== red ==
Design fairArb, start of the top module:
module fairArb (
	input logic [15:0] bids,
	output logic [15:0] wins,
	input logic get_next_win,
	input logic clk,
	input logic rst
		);
For scale: roughly 23 flip-flops.
make LEC_CHECK=0 ABC_AREA=1 CAP_MARGIN=20 CORE_MARGIN=2 CORE_UTILIZATION=60 CTS_CLUSTER_DIAMETER=239 PLACE_DENSITY=0.37 SLEW_MARGIN=20 finish   # period 3.81 ns
run.sh (not shown) runs the stock make flow with config.mk's settings and CLKGATE_MAP_FILE=.
red: full flow OK, the timing, design-rule and antenna checks passed
#### Input delta (blue over red)
==> flow/config.mk <==
export PLATFORM = sky130hd
export DESIGN_NAME = fairArb
export DESIGN_NICKNAME = fairArb
export VERILOG_FILES = /design/flow/design.v
export SDC_FILE = /design/flow/constraint.sdc
export NUM_CORES = 4
export LEC_CHECK = 0
export CAP_MARGIN = 20
export CORE_MARGIN = 2
export CORE_UTILIZATION = 40
export SLEW_MARGIN = 20
==> flow/constraint.sdc <==
create_clock -name core_clock -period 3.75 [get_ports {clk}]
set_input_delay 0.7500 -clock core_clock [delete_from_list [all_inputs] [get_ports {clk}]]
set_output_delay 0.7500 -clock core_clock [all_outputs]
set_load 0.01 [all_outputs]
### Flow results
On via count of the first global-routing pass, the higher figure sits with red, not blue.
The final reports for blue and red show portion of the layout cell area used by clock cells lower in the former.
Delta (blue minus red): share of final layout cell area taken by non-clock buffers went up by 18 points, layout overhead on the synthesized area went up by 29 points, distinct cell type count after synthesis went up by 55.
Going from red to blue, final cell area excluding filler cells has increased; global-route wire length before repair has increased.
Of red and blue, the run reporting the lower buffer-and-inverter tally for the worst setup path was red.

========
Starting RTL as in the previous note.
export LEC_CHECK = 0
export CAP_MARGIN = 5
export CELL_PAD_IN_SITES_GLOBAL_PLACEMENT = 0
export CORE_MARGIN = 2
export CORE_UTILIZATION = 67
export CTS_CLUSTER_DIAMETER = 333
export CTS_CLUSTER_SIZE = 79
export GPL_ROUTABILITY_DRIVEN = 1
export GPL_TIMING_DRIVEN = 1
export MAX_ROUTING_LAYER = met4
export SETUP_SLACK_MARGIN = 0.61
export SLEW_MARGIN = 20
create_clock -name core_clock -period 3.92 [get_ports {clk}]
The first run aborted during global routing (5_1_grt) (GRT-0232).
Rerun with:
CORE_UTILIZATION = 65   (was 67)
CTS_CLUSTER_DIAMETER = 41   (was 333)
SETUP_SLACK_MARGIN = -0.1   (was 0.61)
clock period = 3.25 ns   (was 3.92 ns; I/O delays follow)
Now the flow never finished: it broke off in clock tree synthesis (4_1_cts).
Area after synthesis does not change.
Die area went up by 2.9%.
Synthesized cell count is unchanged.
Rerun with:
CAP_MARGIN = 20   (was 5)
CELL_PAD_IN_SITES_GLOBAL_PLACEMENT = not set   (was 0)
CORE_UTILIZATION = 60   (was 65)
CTS_CLUSTER_DIAMETER = not set   (was 41)
CTS_CLUSTER_SIZE = not set   (was 79)
GPL_ROUTABILITY_DRIVEN = not set   (was 1)
GPL_TIMING_DRIVEN = not set   (was 1)
MAX_ROUTING_LAYER = not set   (was met4)
PLACE_DENSITY = 0.37   (was not set)
SETUP_SLACK_MARGIN = not set   (was -0.1)
clock period = 5.24 ns   (was 3.25 ns; I/O delays follow)
Now the flow passed the timing, design-rule and antenna checks.
Die area came out higher by 7.8%.
Synthesized cell count stays the same.
Area after synthesis stays the same.
Rerun with:
ABC_AREA = 1   (was not set)
CORE_ASPECT_RATIO = 0.5   (was not set)
HOLD_SLACK_MARGIN = -0.07   (was not set)
PLACE_DENSITY = not set   (was 0.37)
TNS_END_PERCENT = 5   (was not set)
clock period = 4.0 ns   (was 5.24 ns; I/O delays follow)
=> The changed run passed the timing, design-rule and antenna checks. Final cell count rises by well over a third. Die size rises slightly. Count of clock-buffer cells in the layout stays the same. Power rises by well over a third. Area after synthesis stays flat.

========
fairArb again, from the RTL that the note above started with.
==> flow/design.v (excerpt) <==
module fairArb (
	input logic [15:0] bids,
	output logic [15:0] wins,
	input logic get_next_win,
	input logic clk,
	input logic rst
		);
clock: 4.13 ns
lec_check: 0
cap_margin: 20
core_margin: 2
core_utilization: 67
cts_cluster_diameter: 44
cts_cluster_size: 20
setup_slack_margin: 0.64
slew_margin: 20
tns_end_percent: 5
The baseline ended with an error in global routing.
==> next run, changes <==
- CORE_UTILIZATION: 67 -> 57
- CTS_CLUSTER_DIAMETER: 44 -> default
- CTS_CLUSTER_SIZE: 20 -> default
- SETUP_SLACK_MARGIN: 0.64 -> 0.65
- clock period: 4.13 -> 4.0 ns (I/O delays scaled with it)
Effect: The changed run completed without violations. Area after synthesis is unchanged. Die area increases by about 16%. Synthesized cell count is unchanged.

========
Starting RTL as in the previous note.
==> flow/config.mk <==
export PLATFORM = sky130hd
export DESIGN_NAME = fairArb
export DESIGN_NICKNAME = fairArb
export VERILOG_FILES = /design/flow/design.v
export SDC_FILE = /design/flow/constraint.sdc
export NUM_CORES = 4
export LEC_CHECK = 0
export ABC_AREA = 1
export CAP_MARGIN = 5
export CELL_PAD_IN_SITES_DETAIL_PLACEMENT = 2
export CELL_PAD_IN_SITES_GLOBAL_PLACEMENT = 3
export CORE_MARGIN = 5
export CORE_UTILIZATION = 51
export CTS_CLUSTER_DIAMETER = 20
export CTS_CLUSTER_SIZE = 79
export GPL_ROUTABILITY_DRIVEN = 1
export GPL_TIMING_DRIVEN = 0
export MAX_ROUTING_LAYER = met5
export MIN_ROUTING_LAYER = met2
export SETUP_SLACK_MARGIN = 0.11
export SLEW_MARGIN = 20
==> flow/constraint.sdc <==
create_clock -name core_clock -period 5.56 [get_ports {clk}]
set_input_delay 1.1120 -clock core_clock [delete_from_list [all_inputs] [get_ports {clk}]]
set_output_delay 1.1120 -clock core_clock [all_outputs]
set_load 0.01 [all_outputs]
The baseline failed in 3_1_place_gp_skip_io with GPL-0301.
Then changed:
ABC_AREA = not set   (was 1)
CAP_MARGIN = 20   (was 5)
CELL_PAD_IN_SITES_DETAIL_PLACEMENT = not set   (was 2)
CELL_PAD_IN_SITES_GLOBAL_PLACEMENT = not set   (was 3)
CORE_MARGIN = 2   (was 5)
CORE_UTILIZATION = 58   (was 51)
CTS_CLUSTER_DIAMETER = not set   (was 20)
CTS_CLUSTER_SIZE = not set   (was 79)
GPL_ROUTABILITY_DRIVEN = not set   (was 1)
GPL_TIMING_DRIVEN = not set   (was 0)
MAX_ROUTING_LAYER = not set   (was met5)
MIN_ROUTING_LAYER = not set   (was met2)
SETUP_SLACK_MARGIN = 0.71   (was 0.11)
clock period = 2.65 ns   (was 5.56 ns; I/O delays follow)
Outcome: The changed run aborted during 4_1_cts on DPL-0038; area after synthesis is about the same; die area came out lower by 24%; synthesized cell count falls by 29%.
Then changed:
CORE_UTILIZATION = 65   (was 58)
SETUP_SLACK_MARGIN = not set   (was 0.71)
clock period = 3.26 ns   (was 2.65 ns; I/O delays follow)
=> The new run did not get past 4_1_cts. Synthesized area is unchanged. Die size fell by about 10%. Synthesized cell count does not change.

========
wip/nickel:
fairArb again, from the RTL that the note above started with.
clock: 4.6 ns
lec_check: 0
abc_area: 1
cap_margin: 20
core_aspect_ratio: 1.47
core_margin: 2
core_utilization: 69
cts_cluster_diameter: 239
cts_cluster_size: 95
place_density: 0.37
slew_margin: 20
tns_end_percent: 5
#### Input delta (wip/tundra over wip/nickel)
# wip/nickel
export LEC_CHECK = 0
export ABC_AREA = 1
export CAP_MARGIN = 20
export CORE_ASPECT_RATIO = 1.47
export CORE_MARGIN = 2
export CORE_UTILIZATION = 69
export CTS_CLUSTER_DIAMETER = 239
export CTS_CLUSTER_SIZE = 95
export PLACE_DENSITY = 0.37
export SLEW_MARGIN = 20
export TNS_END_PERCENT = 5
create_clock -name core_clock -period 4.6 [get_ports {clk}]
# wip/tundra
export LEC_CHECK = 0
export CAP_MARGIN = 20
export CORE_MARGIN = 2
export CORE_UTILIZATION = 70
export SLEW_MARGIN = 20
create_clock -name core_clock -period 3.75 [get_ports {clk}]
Findings:
wip/tundra did not finish: a tool error stopped it during clock tree synthesis (4_1_cts). wip/nickel went all the way through synthesis, placement and routing and the layout is clean on timing, DRC and antenna. Taking wip/nickel as the reference point, the per-instance average area after synthesis of wip/tundra rises by about 40%. HPWL after detailed placement: wip/tundra vs wip/nickel up 2.5 mm. There was hardly any difference in chip area line of the yosys report between wip/tundra and wip/nickel. wip/tundra: yosys cell count is 158 lower than what wip/nickel reported. When the final numbers for wip/nickel and wip/tundra were put side by side, the worst setup timing slack at the placement stage turned out to be smaller in wip/tundra. Status: adder and majority gate portion of the synthesized area parity (wip/nickel, wip/tundra). Cell count after synthesis was higher in the run labelled wip/nickel. wip/tundra against wip/nickel; die height is down by more than 10%. Per the comparison of wip/tundra with wip/nickel, area after synthesis was more or less identical; die span in x has increased; final weighted congestion in routability-driven placement +5.5%.
Modified inputs, wip/violet compared to wip/tundra
# wip/tundra
export LEC_CHECK = 0
export CAP_MARGIN = 20
export CORE_MARGIN = 2
export CORE_UTILIZATION = 70
export SLEW_MARGIN = 20
create_clock -name core_clock -period 3.75 [get_ports {clk}]
# wip/violet
export LEC_CHECK = 0
export CAP_MARGIN = 20
export CORE_MARGIN = 2
export CORE_UTILIZATION = 12
export SLEW_MARGIN = 20
create_clock -name core_clock -period 5.24 [get_ports {clk}]
==> comparison <==
- wip/violet ran to completion and came out clean on the timing, design-rule and antenna checks.
- Between wip/tundra and wip/violet, the synthesized area does not differ in any meaningful way.
- wip/violet -> wip/tundra: count of library flops with an enable pin delta 0, exact match
- From wip/violet to wip/tundra, top-level I/O count did not move at all.
- Post-placement setup slack ended up 0.92 ns higher on wip/violet than on wip/tundra.
- HPWL after detailed placement of wip/violet falls short of that of wip/tundra by a little under 10%.
- As far as number of buffers inserted by port buffering goes, wip/tundra and wip/violet are indistinguishable; the numbers are identical.
- Against wip/tundra, weighted congestion at the end of routability-driven global placement in wip/violet fell by more than 10%.

========
v9:
fairArb again, from the RTL that the note above started with.
==> flow/config.mk <==
export PLATFORM = sky130hd
export DESIGN_NAME = fairArb
export DESIGN_NICKNAME = fairArb
export VERILOG_FILES = /design/flow/design.v
export SDC_FILE = /design/flow/constraint.sdc
export NUM_CORES = 4
export LEC_CHECK = 0
export ABC_AREA = 1
export CAP_MARGIN = 20
export CORE_MARGIN = 2
export CORE_UTILIZATION = 60
export CTS_CLUSTER_DIAMETER = 239
export CTS_CLUSTER_SIZE = 95
export PLACE_DENSITY = 0.37
export SLEW_MARGIN = 20
export TNS_END_PERCENT = 5
==> flow/constraint.sdc <==
create_clock -name core_clock -period 3.81 [get_ports {clk}]
set_input_delay 0.7620 -clock core_clock [delete_from_list [all_inputs] [get_ports {clk}]]
set_output_delay 0.7620 -clock core_clock [all_outputs]
set_load 0.01 [all_outputs]
Edits applied to the flow inputs when going from v9 to v6:
- PLACE_DENSITY removed (was 0.37)
- CORE_UTILIZATION changed from 60 to 58
- CTS_CLUSTER_SIZE changed from 95 to 99
- CORE_MARGIN changed from 2 to 9
- the clock period (ns, I/O delays scaled along) changed from 3.81 to 4.0
Notes after the runs:
- Diff v9..v6 | total CTS buffers | negligible
- As far as count of cell instances traversed by the critical path goes, v9 and v6 are indistinguishable; the numbers are identical.
- Summary: with v9 as the reference, wire length of the first global-routing pass in v6 moved down slightly.
- Wire length, v9 and v6: larger value in v6
- Of v9 and v6, the higher worst IR drop on VDD belongs to v9.
### v6 -> v59
- ABC_AREA no longer set, was 1
- TNS_END_PERCENT no longer set, was 5
- CORE_MARGIN now 2, was 9
- CTS_CLUSTER_DIAMETER no longer set, was 239
- CORE_UTILIZATION now 40, was 58
- CTS_CLUSTER_SIZE no longer set, was 99
## What came out
STATUS via count: v59 wins against v6
Cell total in the yosys stat output sits lower in v59 than in v6.
Route | v59 vs v6 | wire longer in v59
Compared to v6, v59 has HPWL after detailed placement about 6.4% higher.
Routed length on met3: v59 < v6
Sequential share of power in v59 vs v6: up 2.5 points
The proportion of synthesized area in mux cells in v59 was higher than what v6 gave.
Summary: with v6 as the reference, synthesized instance count in v59 moved down by more than a quarter.
Power and IR drop assume default switching activity.
